==> job 8964: inputs <==
==> flow/design.v <==
`timescale 1ns/1ps
`default_nettype none
module adder_1(a, b, c_in, sum, c_out);
input wire a, b, c_in;
output logic sum, c_out;
logic sum0;
logic sum1;
logic carry0;
logic carry1;
always_comb begin
  sum0 = a ^ b;
  sum = sum0 ^ c_in;
  carry0 = a & b;
  carry1 = sum0 & c_in;
  c_out = carry1 | carry0; 
end
endmodule
`timescale 1ns/1ps
`default_nettype none
module eight_input_adder(neighbors, sum);
input  wire [7:0] neighbors;
output logic [3:0] sum;
logic s1, c1, s2, c2, s3, c3, c4, s4, c5, c6;
adder_1 FA1 (.a(neighbors[0]), .b(neighbors[1]), .c_in(neighbors[2]), .sum(s1), .c_out(c1));
adder_1 FA2 (.a(neighbors[3]), .b(neighbors[4]), .c_in(neighbors[5]), .sum(s2), .c_out(c2));
adder_1 FA3 (.a(s1), .b(s2), .c_in(neighbors[6]), .sum(s3), .c_out(c3));
adder_1 HA1 (.a(s3), .b(neighbors[7]), .c_in(1'b0), .sum(sum[0]), .c_out(c4));
adder_1 FA4 (.a(c1), .b(c2), .c_in(c3), .sum(s4), .c_out(c5));
adder_1 HA2 (.a(s4), .b(c4), .c_in(1'b0), .sum(sum[1]), .c_out(c6));
adder_1 HA3 (.a(c5), .b(c6), .c_in(1'b0), .sum(sum[2]), .c_out(sum[3]));
endmodule
module equality_comparator(a, b, out);
input wire [3:0] a;
input wire [3:0] b;
output logic out;
logic [3:0] xor_out;
always_comb begin
    xor_out = a ^ b;
    out = ~xor_out[0] & ~xor_out[1] & ~xor_out[2] & ~xor_out[3];
end
endmodule
`default_nettype none
`timescale 1ns/1ps
module conway_cell(clk, rst, ena, state_0, state_d, state_q, neighbors);
input wire clk;
input wire rst;
input wire ena;
input wire state_0;
output logic state_d;
output logic state_q;
input wire [7:0] neighbors;
logic [3:0] sum;
eight_input_adder eight_input_adder_inst (.neighbors(neighbors), .sum(sum));
logic three_neighbors;
logic two_neighbors;
logic two_or_three_neighbors;
equality_comparator two_neighbors_comparator (.a(sum), .b(4'b0010), .out(two_neighbors));
equality_comparator three_neighbors_comparator (.a(sum), .b(4'b0011), .out(three_neighbors));
always_comb begin
	two_or_three_neighbors = three_neighbors | two_neighbors;
	state_d = (~ state_q & three_neighbors) | (state_q & two_or_three_neighbors);
end
always_ff @(posedge clk) begin : delay
	state_q <= rst ? state_0 : (ena ? state_d : state_q);
end 
endmodule
`default_nettype none  
module main(clk, rst, ena, state_0, cells);
parameter N = 16;  
parameter M = N + 2;  
input wire clk;
input wire rst;
input wire ena;
input wire [N*N-1:0] state_0;
output logic [N*N-1:0] cells;
wire [M*M-1:0] bordered_cells_q;  
wire [M*M-1:0] bordered_cells_d;
logic [M*M-1:0] bordered_cells_0;  
function int cell_index(int i, int j);
  cell_index = M*j + i;
endfunction
generate
  genvar i;
  genvar j;
  for (i = 0; i < M; i = i + 1) begin : cells_x
    for (j = 0; j < M; j = j + 1) begin : cells_y
      if ( (i > 0) && (i < (M-1)) && (j > 0) && (j < (M-1)) ) begin
        assign bordered_cells_0[cell_index(i, j)] = state_0[N*(j-1) + (i-1)];
        conway_cell CELL(
          .clk(clk), .rst(rst), .ena(ena),
          .neighbors({
            bordered_cells_q[cell_index(i-1, j-1)],
            bordered_cells_q[cell_index(i-1, j  )],
            bordered_cells_q[cell_index(i-1, j+1)],
            bordered_cells_q[cell_index(i  , j+1)],
            bordered_cells_q[cell_index(i+1, j+1)],
            bordered_cells_q[cell_index(i+1, j  )],
            bordered_cells_q[cell_index(i+1, j-1)],
            bordered_cells_q[cell_index(i  , j-1)]
          }),
          .state_0(bordered_cells_0[cell_index(i, j)]),
          .state_d(bordered_cells_d[cell_index(i, j)]),
          .state_q(bordered_cells_q[cell_index(i, j)])
        );
      end else begin  
        assign bordered_cells_0[cell_index(i,j)] = 1'b0;
        assign bordered_cells_q[cell_index(i,j)] = bordered_cells_0[cell_index(i,j)];
        assign bordered_cells_d[cell_index(i,j)] = 0;
      end
    end
  end
  for (i = 0; i < N; i = i + 1) begin : unborder
    always_comb begin
        cells[N*(i+1)-1:N*i] = bordered_cells_q[M*(i+2)-2:M*(i+1)+1];
    end
  end
endgenerate
endmodule
`default_nettype wire  
==> flow/run.sh <==
#!/bin/bash
# the make line also repeats each setting of config.mk as NAME=value (left out here)
make -C /OpenROAD-flow-scripts/flow DESIGN_CONFIG=/design/flow/config.mk WORK_HOME=/design/flow/orfs CLKGATE_MAP_FILE= finish
==> flow/config.mk <==
export PLATFORM = sky130hd
export DESIGN_NAME = main
export DESIGN_NICKNAME = main
export VERILOG_FILES = /design/flow/design.v
export SDC_FILE = /design/flow/constraint.sdc
export NUM_CORES = 4
export LEC_CHECK = 0
export CAP_MARGIN = 20
export CORE_MARGIN = 2
export CORE_UTILIZATION = 68
export CTS_CLUSTER_SIZE = 37
export MAX_ROUTING_LAYER = met4
export PLACE_DENSITY = 0.6
export SETUP_SLACK_MARGIN = -0.2
export SLEW_MARGIN = 25
==> flow/constraint.sdc <==
create_clock -name core_clock -period 2.97 [get_ports {clk}]
set_input_delay 0.5940 -clock core_clock [delete_from_list [all_inputs] [get_ports {clk}]]
set_output_delay 0.5940 -clock core_clock [all_outputs]
set_load 0.01 [all_outputs]
==> job 5676 (differences from job 8964) <==
Settings changed: CORE_UTILIZATION 68 to 52, CTS_CLUSTER_SIZE 37 to default, MAX_ROUTING_LAYER met4 to default, SETUP_SLACK_MARGIN -0.2 to default, SLEW_MARGIN 25 to 20.
==> flow/constraint.sdc (replaced) <==
create_clock -name core_clock -period 6.99 [get_ports {clk}]
set_input_delay 1.3980 -clock core_clock [delete_from_list [all_inputs] [get_ports {clk}]]
set_output_delay 1.3980 -clock core_clock [all_outputs]
set_load 0.01 [all_outputs]
==> job 9878 (differences from job 8964) <==
Settings changed: CAP_MARGIN 20 to 30, CORE_UTILIZATION 68 to 64, CTS_CLUSTER_DIAMETER from default to 68, CTS_CLUSTER_SIZE 37 to 34, MIN_ROUTING_LAYER from default to met1, PLACE_DENSITY 0.6 to default, SETUP_SLACK_MARGIN -0.2 to default, SLEW_MARGIN 25 to 20.
==> flow/constraint.sdc (replaced) <==
create_clock -name core_clock -period 2.23 [get_ports {clk}]
set_input_delay 0.4460 -clock core_clock [delete_from_list [all_inputs] [get_ports {clk}]]
set_output_delay 0.4460 -clock core_clock [all_outputs]
set_load 0.01 [all_outputs]
==> flow_metrics.env <==
# yosys + openroad results
export IMPL_status="complete, but fails checks"
export IMPL_violations="setup timing"
export IMPL_coreArea_mm2=0.0773
export IMPL_setup_slack_ns=-1.23
export IMPL_cts_buffers=42
export IMPL_fp_dieW_um=283
export IMPL_die_area_mm2=0.0803
export IMPL_num_rows=102
export IMPL_fp_dieH_um=283
export IMPL_post_cts_resized=299
export IMPL_place_area_mm2=0.0608
export IMPL_setup_viol=391
export IMPL_dp_slack_ns=-1.13
That was job 9878.
==> flow_metrics.env <==
# source this file to load flow results
export IMPL_status="stopped before the end"
export IMPL_stop_stage="global routing"
export IMPL_pin_count=515
export IMPL_place_area_mm2=0.0603
export IMPL_cts_buffers=40
export IMPL_dp_slack_ns=-0.417
export IMPL_coreArea_mm2=0.0728
export IMPL_fp_dieH_um=275
export IMPL_fp_dieW_um=275
export IMPL_post_cts_resized=456
export IMPL_die_area_mm2=0.0756
That was job 8964.
==> flow_metrics.env <==
# yosys + openroad results
export IMPL_coreArea_mm2=0.0950
export IMPL_setup_viol=0
export IMPL_place_area_mm2=0.0545
export IMPL_num_rows=113
export IMPL_status="timing/DRC/antenna clean"
export IMPL_die_area_mm2=0.0985
export IMPL_fp_dieH_um=314
export IMPL_setup_slack_ns=3.32
export IMPL_dp_slack_ns=3.26
That was job 5676.

========
==> inputs of branch sierra <==
RTL: the design.v shown in full above, as it stands there.
Settings: LEC_CHECK=0, CAP_MARGIN=0, CORE_MARGIN=2, CORE_UTILIZATION=72, CTS_CLUSTER_DIAMETER=68, CTS_CLUSTER_SIZE=34, MIN_ROUTING_LAYER=met1, SETUP_SLACK_MARGIN=0.85, SLEW_MARGIN=20; clock period 3.24 ns.
run.sh (not shown) runs the stock make flow with config.mk's settings and CLKGATE_MAP_FILE=.
==> branch lagoon (differences from branch sierra) <==
Settings changed: ABC_AREA set to 1, CAP_MARGIN 0 to 30, CORE_MARGIN 2 to 10, CORE_UTILIZATION 72 to 57, MIN_ROUTING_LAYER met1 to met2, PLACE_DENSITY_LB_ADDON set to 0.07, SETUP_SLACK_MARGIN 0.85 to 0.22.
==> flow/constraint.sdc (replaced) <==
create_clock -name core_clock -period 2.23 [get_ports {clk}]
set_input_delay 0.4460 -clock core_clock [delete_from_list [all_inputs] [get_ports {clk}]]
set_output_delay 0.4460 -clock core_clock [all_outputs]
set_load 0.01 [all_outputs]
==> summary of the runs <==
Branch sierra failed in global routing. Branch lagoon finished with negative setup slack left.
Against branch sierra, the synthesized cell count of branch lagoon is higher by about 20%.
Between branch lagoon and branch sierra, the lower die area is in branch sierra (gap 45%, measured against branch sierra).
Of branch lagoon and branch sierra, branch lagoon has the higher synthesized area (gap 4.4%, measured against branch sierra).
==> figures <==
Status: branch lagoon failed layout checks; branch sierra aborted with a tool error
Last stage reached: branch lagoon -; branch sierra global routing
Layout check failures: branch lagoon negative setup slack; branch sierra -
Die y size: branch lagoon 322.3 um; branch sierra 267.3 um
Post-synthesis share of cell area spent on and-or and or-and gates: branch lagoon 0.03843%; branch sierra 2.897%
Placeable core region: branch lagoon 90290 sq um; branch sierra 68590 sq um
Simple-Gate Fraction of Synth Area: branch lagoon 11.42%; branch sierra 8.399%
Cell Area, Synth: branch lagoon 52100 sq um; branch sierra 49920 sq um
Placed Instances: branch lagoon 8201; branch sierra 6661
Initial core utilization: branch lagoon 57.70%; branch sierra 72.79%
Width of the chip: branch lagoon 322.3 um; branch sierra 267.3 um
Setup bufs post-CTS: branch lagoon 91; branch sierra 225

========
==> inputs of run P <==
// main: RTL as listed in full above, without the edits since
clock: 3.96 ns
lec_check: 0
cap_margin: 20
core_margin: 2
core_utilization: 72
place_density_lb_addon: 0.0
setup_slack_margin: 0.53
slew_margin: 20
==> inputs of run X, as changes to run P <==
CORE_UTILIZATION = 42   (was 72)
PLACE_DENSITY = 0.6   (was not set)
PLACE_DENSITY_LB_ADDON = not set   (was 0.0)
SETUP_SLACK_MARGIN = not set   (was 0.53)
==> flow/constraint.sdc (replaced) <==
create_clock -name core_clock -period 3.66 [get_ports {clk}]
set_input_delay 0.7320 -clock core_clock [delete_from_list [all_inputs] [get_ports {clk}]]
set_output_delay 0.7320 -clock core_clock [all_outputs]
set_load 0.01 [all_outputs]
==> comparison <==
In synthesized cell count, run P and run X do not differ.
Of run P and run X, run P has the higher hold slack (gap 120 ps).
Against run X, the first-iteration DRC count of run P is larger by about 120%.
In run X the routed wire length is lower than in run P, by about 20%.
Sequential cell count is the same in run P and run X.
==> figures <==
	run P	run X
Status	complete, no violations	complete, no violations
Num rows	96	126
Fin crit period	3600 ps	3510 ps
Post CTS Setup Buffer Count	355	0
Source of the worst hold timing path	cells_x[7].cells_y[11].genblk1.CELL.state_q	rst
Initial antenna violation count	34	32
Minimum setup slack among reg-to-reg paths	360 ps	150 ps
Source-to-sink clock delay at the later pin of the worst-skew pair	590 ps	630 ps
Share of the clock period used by the worst path after layout	90.9%	96.0%
Unrepaired setup endpoints after global routing	true	false
FP Util	72.8%	42.3%
Routed length on met1	50300 microns	52200 microns
Maximum number of pins on one net before global-route repair	116	136
